// usb_top_level
module usb_top_level(
    input logic clk,
    input logic n_rst,
    input logic hsel,
    input logic [3:0] haddr,
    input logic [1:0] htrans,
    input logic  [1:0] hsize,
    input logic hwrite,
    input logic [31:0] hwdata,
    output logic [31:0] hrdata,
    output logic hresp,
    output logic hready,
    output logic d_mode,
    input logic d_plus_in,
    input logic d_minus_in,
    output logic d_plus_out,
    output logic d_minus_out,
    output logic [6:0] buffer_occupancy,
    output logic get_rx_data,
    output logic [3:0] tx_packet,
    output logic tx_transfer_active
);
logic [3:0] rx_packet;
logic rx_data_ready;
logic rx_transfer_active;
logic rx_error;
logic store_rx_packet_data;
logic [7:0] rx_packet_data;
logic flush;
logic [7:0] rx_data;
logic store_tx_data;
logic [7:0] tx_data;
logic clear;
logic tx_error;
logic get_tx_packet_data;
logic [7:0] tx_packet_data;
ahb_slave AHB_SLAVE(
    .clk(clk),
    .n_rst(n_rst),
    .hsel(hsel),
    .hwrite(hwrite),
    .hsize(hsize),
    .haddr(haddr),
    .htrans(htrans),
    .hwdata(hwdata),
    .hrdata(hrdata),
    .hresp(hresp),
    .hready(hready),
    .dmode(d_mode),
    .rx_packet(rx_packet),
    .rx_data_ready(rx_data_ready),
    .rx_transfer_active(rx_transfer_active),
    .rx_error(rx_error),
    .buffer_occupancy(buffer_occupancy),
    .rx_data(rx_data),
    .get_rx_data(get_rx_data),
    .store_tx_data(store_tx_data),
    .tx_data(tx_data),
    .clear(clear),
    .tx_packet(tx_packet),
    .tx_transfer_active(tx_transfer_active),
    .tx_error(tx_error)
);
buffer BUFFER(
    .clk(clk),
    .n_rst(n_rst),
    .store_tx_data(store_tx_data),
    .store_rx_packet_data(store_rx_packet_data),
    .get_rx_data(get_rx_data),
    .get_tx_packet_data(get_tx_packet_data),
    .tx_data(tx_data),
    .rx_packet_data(rx_packet_data),
    .clear(clear),
    .flush(flush),
    .buffer_occupancy(buffer_occupancy),
    .rx_data(rx_data),
    .tx_packet_data(tx_packet_data)
);
usb_transmitter TRANSMITTER(
    .clk(clk),
    .n_rst(n_rst),
    .buffer_occupancy(buffer_occupancy),
    .tx_packet(tx_packet),
  ...
clock: 8.44 ns
lec_check: 0
abc_area: 0
cap_margin: 30
cell_pad_in_sites_detail_placement: 0
cell_pad_in_sites_global_placement: 3
core_aspect_ratio: 0.66
core_margin: 2
core_utilization: 34
cts_cluster_size: 59
gpl_routability_driven: 0
gpl_timing_driven: 0
hold_slack_margin: -0.09
max_routing_layer: met5
min_routing_layer: met2
place_density: 0.51
setup_slack_margin: -0.49
slew_margin: 25
tns_end_percent: 30
run.sh (not shown) runs the stock make flow with config.mk's settings and CLKGATE_MAP_FILE=.
The starting point ended with an error in global routing.
Change:
Settings changed: ABC_AREA 0 to not set, CAP_MARGIN 30 to 20, CELL_PAD_IN_SITES_DETAIL_PLACEMENT 0 to not set, CELL_PAD_IN_SITES_GLOBAL_PLACEMENT 3 to not set, CORE_ASPECT_RATIO 0.66 to not set, CORE_UTILIZATION 34 to 44, CTS_CLUSTER_SIZE 59 to not set, GPL_ROUTABILITY_DRIVEN 0 to not set, GPL_TIMING_DRIVEN 0 to not set, HOLD_SLACK_MARGIN -0.09 to not set, MAX_ROUTING_LAYER met5 to not set, MIN_ROUTING_LAYER met2 to not set, PLACE_DENSITY 0.51 to not set, SETUP_SLACK_MARGIN -0.49 to not set, SLEW_MARGIN 25 to 20, TNS_END_PERCENT 30 to not set.
Clock period 8.44 ns to 11.3 ns, I/O delays scaled along.
With this change the flow ran to the end with no violations.
Synthesized area stays the same.
Die area went down by 23%.
Synthesized cell count does not change.
Change:
Settings changed: CORE_UTILIZATION 44 to 59.
Clock period 11.3 ns to 3.91 ns, I/O delays scaled along.
The changed run produced a layout that fails on negative setup slack.
Clock power increases to 2.6 times its value.
Design area grows by a few percent.
Sequential cell count is unchanged.
Worst hold slack loses 0.25 ns.
Clock skew grows by 0.018 ns.
Register-to-register slack loses 6.6 ns.
Via count increases by a little under a tenth.
Sequential power came out higher to 2.9 times its value.
Cell count is about the same.
Change:
Settings changed: CORE_UTILIZATION 59 to 44.
Clock period 3.91 ns to 12.0 ns, I/O delays scaled along.
What happened:
- With this change the flow finished clean
- sequential cell count is unchanged
- count of clock-buffer cells in the layout goes up by 6
- non-clock buffer count is lower by 311
- design area decreases by 4.6%
- combinational power came out lower by 73%
- setup slack improves by 5.1 ns
- area after synthesis is unchanged

---

Starting RTL as in the previous note.
clock: 5.83 ns
lec_check: 0
abc_area: 0
cap_margin: 40
core_aspect_ratio: 1.22
core_margin: 2
core_utilization: 69
cts_cluster_size: 72
gpl_routability_driven: 1
gpl_timing_driven: 0
place_density: 0.88
slew_margin: 30
The baseline died in 5_1_grt.
Edit:
- ABC_AREA: 0 -> not set
- CAP_MARGIN: 40 -> 20
- CORE_ASPECT_RATIO: 1.22 -> not set
- CORE_UTILIZATION: 69 -> 45
- CTS_CLUSTER_SIZE: 72 -> not set
- GPL_ROUTABILITY_DRIVEN: 1 -> not set
- GPL_TIMING_DRIVEN: 0 -> not set
- PLACE_DENSITY: 0.88 -> not set
- SLEW_MARGIN: 30 -> 20
- clock period: 5.83 -> 6.66 ns (I/O delays scaled with it)
What happened:
- This time the run produced a clean layout
- synthesized cell count is unchanged
- area after synthesis stays the same
- die area went up by about 50%
Edit:
- CORE_UTILIZATION: 45 -> 66
- SETUP_SLACK_MARGIN: not set -> 1.33
- clock period: 6.66 -> 5.34 ns (I/O delays scaled with it)
Outcome: The changed run passed the timing, DRC and antenna checks; die area went down by about 30%; routed wire length rose by about 4.4%; global-route usage is higher by 17 points; first-iteration DRC count went up by about 20%.
Edit:
- CORE_UTILIZATION: 66 -> 70
- CTS_CLUSTER_SIZE: not set -> 20
- clock period: 5.34 -> 4.84 ns (I/O delays scaled with it)
What happened: With this change the flow never finished: it broke off in 5_1_grt; area after synthesis is unchanged; die size drops by a few percent; synthesized cell count is unchanged.

---

## v47
Starting RTL as in the previous note.
==> flow/config.mk <==
export PLATFORM = sky130hd
export DESIGN_NAME = usb_top_level
export DESIGN_NICKNAME = usb_top_level
export VERILOG_FILES = /design/flow/design.v
export SDC_FILE = /design/flow/constraint.sdc
export NUM_CORES = 4
export LEC_CHECK = 0
export ABC_AREA = 1
export CAP_MARGIN = 20
export CORE_ASPECT_RATIO = 0.52
export CORE_MARGIN = 5
export CORE_UTILIZATION = 40
export CTS_CLUSTER_SIZE = 27
export GPL_TIMING_DRIVEN = 1
export HOLD_SLACK_MARGIN = 0.04
export MAX_ROUTING_LAYER = met4
export PLACE_DENSITY_LB_ADDON = 0.29
export SLEW_MARGIN = 40
export TNS_END_PERCENT = 10
==> flow/constraint.sdc <==
create_clock -name core_clock -period 3.92 [get_ports {clk}]
set_input_delay 0.7840 -clock core_clock [delete_from_list [all_inputs] [get_ports {clk}]]
set_output_delay 0.7840 -clock core_clock [all_outputs]
set_load 0.01 [all_outputs]
Setup changes, v47 to v45
# v47
export LEC_CHECK = 0
export ABC_AREA = 1
export CAP_MARGIN = 20
export CORE_ASPECT_RATIO = 0.52
export CORE_MARGIN = 5
export CORE_UTILIZATION = 40
export CTS_CLUSTER_SIZE = 27
export GPL_TIMING_DRIVEN = 1
export HOLD_SLACK_MARGIN = 0.04
export MAX_ROUTING_LAYER = met4
export PLACE_DENSITY_LB_ADDON = 0.29
export SLEW_MARGIN = 40
export TNS_END_PERCENT = 10
create_clock -name core_clock -period 3.92 [get_ports {clk}]
# v45
export LEC_CHECK = 0
export CAP_MARGIN = 20
export CORE_MARGIN = 2
export CORE_UTILIZATION = 61
export SLEW_MARGIN = 20
create_clock -name core_clock -period 5.41 [get_ports {clk}]
==> results <==
The classification of the worst-slack hold path comes out reg2reg in one run and in2async in the other, namely in v45 and v47 respectively. v45 ended up with buffer_occupancy[6] as its endpoint of the most critical setup path; v47 ended up with tx_packet[1]. v45 vs v47: chip height up by a little under 10%. v45 against v47; yosys stat chip area is down by a few percent. Summary of v45 over v47: mux contribution to synthesized area rose 1.9 points, power of the sequential group fell 26%, total half-perimeter wirelength after legalization and detailed placement fell about 26%.
Setup changes, v45 to v52
# v45
export LEC_CHECK = 0
export CAP_MARGIN = 20
export CORE_MARGIN = 2
export CORE_UTILIZATION = 61
export SLEW_MARGIN = 20
create_clock -name core_clock -period 5.41 [get_ports {clk}]
# v52
export LEC_CHECK = 0
export CAP_MARGIN = 20
export CELL_PAD_IN_SITES_GLOBAL_PLACEMENT = 2
export CORE_MARGIN = 2
export CORE_UTILIZATION = 45
export MAX_ROUTING_LAYER = met4
export SLEW_MARGIN = 20
export TNS_END_PERCENT = 35
create_clock -name core_clock -period 5.41 [get_ports {clk}]
## What came out
v52 gives more cell area after placement than v45 did.
From v45 to v52 the numbers moved as follows: least setup slack across all paths after layout higher; full die area higher.
Re non-clock buffer area fraction after layout: v45 and v52 aren't equal, and the lower value belongs to v45.
Going from v45 to v52, the summed area of non-filler cells in the final layout was found to have gone up by 2.6%.
Comparing v45 and v52, first-iteration DRC count is lower on v52.
Sort v45 and v52 by detail-routed via count per cell asc -> top: v52
v52: fraction of power spent switching nets 0.29 points below v45
v52 against v45: overall via count from detail_route fell 902; leakage power rose 2.5%; AND-OR/OR-AND share of the synthesized area about even.
Input-level comparison between v59 and v52:
# v52
export LEC_CHECK = 0
export CAP_MARGIN = 20
export CELL_PAD_IN_SITES_GLOBAL_PLACEMENT = 2
export CORE_MARGIN = 2
export CORE_UTILIZATION = 45
export MAX_ROUTING_LAYER = met4
export SLEW_MARGIN = 20
export TNS_END_PERCENT = 35
create_clock -name core_clock -period 5.41 [get_ports {clk}]
# v59
export LEC_CHECK = 0
export CAP_MARGIN = 20
export CORE_MARGIN = 2
export CORE_UTILIZATION = 53
export SLEW_MARGIN = 20
create_clock -name core_clock -period 6.66 [get_ports {clk}]
--- outcome ---
v59 ended with every stage complete and zero timing, DRC or antenna violations.
As of v59, number of placed instances with taps included had fallen by a few percent compared to v52.
Going from v52 to v59, peak fanout along the critical path grows by 37.
When v59 is measured against v52, its global-route track usage on met1 turns out 6.7 points higher.
Relative to v52, the number of clock buffers inserted by TritonCTS measured on v59 has decreased by a few percent.
Final cycle utilization of the critical path: lower on v59
Sort v59 and v52 by area of the die desc -> top: v52
Max global-route usage across v59 and v52: v59
No activity file was given, so power comes from the tool's default toggle rates.
